==> trial 52: inputs <==
==> flow/design.v <==
module ALU(
    input logic CLK,
    input logic RST,
    input logic ACT,
    input logic[3:0]  OP,
    input logic[1:0]  MOVI,
    input logic[31:0] REG_A,
    input logic[31:0] REG_B,
    input logic[31:0] MEM,
    input logic[31:0] IMM,
    output logic[31:0] DATA,
    output logic       RDY,
    output logic       VLD
);
    typedef enum logic [1:0] {
        INIT,
        FIRST_STAGE,
        MUL_FIRST_STAGE,
        MUL_SECOND_STAGE
    } state_type;
    state_type state_curr;
    state_type state_next;
    logic[31:0] operand_A;
    logic[31:0] operand_B;
    logic[31:0] norm_res;
    logic[31:0] norm_reg;
    logic[63:0] mult_res;
    logic       mult_req;
    always_comb begin
        case (state_curr)
            INIT:
                if (ACT) begin
                    if (mult_req)
                        state_next = MUL_FIRST_STAGE;
                    else
                        state_next = FIRST_STAGE;
                end else
                     state_next = INIT;
            FIRST_STAGE:      state_next = INIT;
            MUL_FIRST_STAGE:  state_next = MUL_SECOND_STAGE;
            MUL_SECOND_STAGE: state_next = INIT;
        endcase
    end
    always_ff @(posedge CLK) begin
        if (RST) begin
            state_curr  <= INIT;
        end else begin
            state_curr <= state_next;
            if (state_next == MUL_FIRST_STAGE)
                mult_res <= operand_A * operand_B;
            if (state_next == FIRST_STAGE)
                norm_reg <= norm_res;
        end
    end
    always_comb begin
        case (state_curr)
            INIT:             DATA = 32'b0;
            FIRST_STAGE:      DATA = norm_reg;
            MUL_FIRST_STAGE:  DATA = mult_res[31:0];
            MUL_SECOND_STAGE: DATA = mult_res[63:32];
        endcase
    end
    assign operand_A = REG_A;
    assign VLD = (state_curr != INIT) & ~RST;
    assign RDY = state_curr == INIT;
    always_comb begin
        case (MOVI)
            2'b00:   operand_B = REG_B;
            2'b01:   operand_B = MEM;
            2'b10:   operand_B = IMM;
            default: operand_B = '0;
        endcase
    end
    always_comb begin
        norm_res = 32'b0;
        mult_req = 0;
        if (RDY) begin
            case (OP)
                4'b0000: norm_res = operand_A + operand_B;             
                4'b0001: norm_res = operand_A - operand_B;             
                4'b0010: mult_req = 1;                                 
                4'b0011: norm_res = {1'b0, operand_B[31:1]};           
                4'b0100: norm_res = {operand_B[30:0], 1'b0};           
                4'b0101: norm_res = {operand_B[0], operand_B[31:1]};   
                4'b0110: norm_res = {operand_B[30:0], operand_B[31]};  
                4'b0111: norm_res = ~operand_B;                        
                4'b1000: norm_res = operand_A & operand_B;             
                4'b1001: norm_res = operand_A | operand_B;             
                4'b1010: norm_res = operand_A ^ operand_B;             
                4'b1011: norm_res = ~(operand_A & operand_B);          
                4'b1100: norm_res = ~(operand_A | operand_B);          
                4'b1101: norm_res = ~(operand_A ^ operand_B);          
                4'b1110: norm_res = operand_B + 1;                     
                4'b1111: norm_res = operand_B - 1;                     
            endcase
        end
    end
endmodule
==> flow/run.sh <==
#!/bin/bash
# the make line also repeats each setting of config.mk as NAME=value (left out here)
make -C /OpenROAD-flow-scripts/flow DESIGN_CONFIG=/design/flow/config.mk WORK_HOME=/design/flow/orfs CLKGATE_MAP_FILE= finish
==> flow/config.mk <==
export PLATFORM = sky130hd
export DESIGN_NAME = ALU
export DESIGN_NICKNAME = ALU
export VERILOG_FILES = /design/flow/design.v
export SDC_FILE = /design/flow/constraint.sdc
export NUM_CORES = 4
export LEC_CHECK = 0
export ABC_AREA = 0
export CAP_MARGIN = 5
export CORE_MARGIN = 2
export CORE_UTILIZATION = 70
export PLACE_DENSITY_LB_ADDON = 0.01
export SETUP_SLACK_MARGIN = 1.02
export SLEW_MARGIN = 20
==> flow/constraint.sdc <==
create_clock -name core_clock -period 3.56 [get_ports {CLK}]
set_input_delay 0.7120 -clock core_clock [delete_from_list [all_inputs] [get_ports {CLK}]]
set_output_delay 0.7120 -clock core_clock [all_outputs]
set_load 0.01 [all_outputs]
==> trial 14: changes against trial 52 <==
- ABC_AREA: 0 -> not set
- CAP_MARGIN: 5 -> 20
- CORE_UTILIZATION: 70 -> 60
- MAX_ROUTING_LAYER: not set -> met4
- PLACE_DENSITY_LB_ADDON: 0.01 -> not set
- SETUP_SLACK_MARGIN: 1.02 -> not set
==> flow/constraint.sdc (replaced) <==
create_clock -name core_clock -period 8.26 [get_ports {CLK}]
set_input_delay 1.6520 -clock core_clock [delete_from_list [all_inputs] [get_ports {CLK}]]
set_output_delay 1.6520 -clock core_clock [all_outputs]
set_load 0.01 [all_outputs]
==> notes <==
In synthesized cell count, trial 14 and trial 52 do not differ.
Of trial 14 and trial 52, trial 14 has the higher die area (gap about 16%, measured against trial 52).
Area after synthesis is the same in trial 52 and trial 14.
Trial 52 failed in global routing (5_1_grt). Trial 14 reached the layout checks and failed them: setup timing.

* * *

==> wip/lagoon: inputs <==
Starts from the design.v that is shown in full above.
Settings: LEC_CHECK=0, CAP_MARGIN=20, CORE_MARGIN=2, CORE_UTILIZATION=40, SLEW_MARGIN=20; clock period 10.5 ns.
run.sh (not shown) runs the stock make flow with config.mk's settings and CLKGATE_MAP_FILE=.
==> wip/ember: changes against wip/lagoon <==
--- a/flow/config.mk
+++ b/flow/config.mk
@@ -6,6 +6,16 @@
 export NUM_CORES = 4
 export LEC_CHECK = 0
+export ABC_AREA = 1
 export CAP_MARGIN = 20
+export CELL_PAD_IN_SITES_DETAIL_PLACEMENT = 1
+export CELL_PAD_IN_SITES_GLOBAL_PLACEMENT = 3
+export CORE_ASPECT_RATIO = 0.67
 export CORE_MARGIN = 2
-export CORE_UTILIZATION = 40
+export CORE_UTILIZATION = 58
+export CTS_CLUSTER_DIAMETER = 136
+export CTS_CLUSTER_SIZE = 25
+export GPL_ROUTABILITY_DRIVEN = 0
+export HOLD_SLACK_MARGIN = 0.29
+export SETUP_SLACK_MARGIN = 3.09
 export SLEW_MARGIN = 20
+export TNS_END_PERCENT = 90
==> wip/garnet: changes against wip/lagoon <==
--- a/flow/config.mk
+++ b/flow/config.mk
@@ -9,3 +9,6 @@
 export CORE_MARGIN = 2
 export CORE_UTILIZATION = 40
+export CTS_CLUSTER_SIZE = 13
+export SETUP_SLACK_MARGIN = -0.92
 export SLEW_MARGIN = 20
+export TNS_END_PERCENT = 5
==> results.cfg <==
; implementation run metrics
[global_route]
grtUsageMet3_pct = 6.12

[worst_setup_path]
cp_max_fo = 10

[run_status]
so.violations = negative setup slack
status = finished with violations

[timing]
setup_violations = 4
setup_slack_ns = -0.0792

[detailed_routing]
route.met2.wl_um = 81200

[clock_tree]
cts_tree = yes

[yosys]
ys_seq_share_pct = 6.68
(the above is from wip/garnet)
==> results.cfg <==
; implementation run metrics
[finish]
clock_area_share_pct = 0.548

[timing]
setup_slack_ns = 0.303
setup_violations = 0

[yosys]
ys_seq_share_pct = 6.68

[detailed_routing]
route.met2.wl_um = 81300

[run_status]
status = timing/DRC/antenna clean

[worst_setup_path]
cp_num_cells = 30
(the above is from wip/lagoon)
==> results.cfg <==
; implementation run metrics
[yosys]
yosys.cell_types.count = 56
common_cells = 1,807 x inv_1, 1,748 x nand2_1, 897 x fa_1
top_area_share_pct = 37.8
ys_seq_share_pct = 6.16

[run_status]
haltStage = global placement without I/O
error_line = [ERROR GPL-0301] Utilization 131.489 % exceeds 100%.
status = stopped before the end

[floorplanning]
core_sq_mm = 0.0807
(the above is from wip/ember)
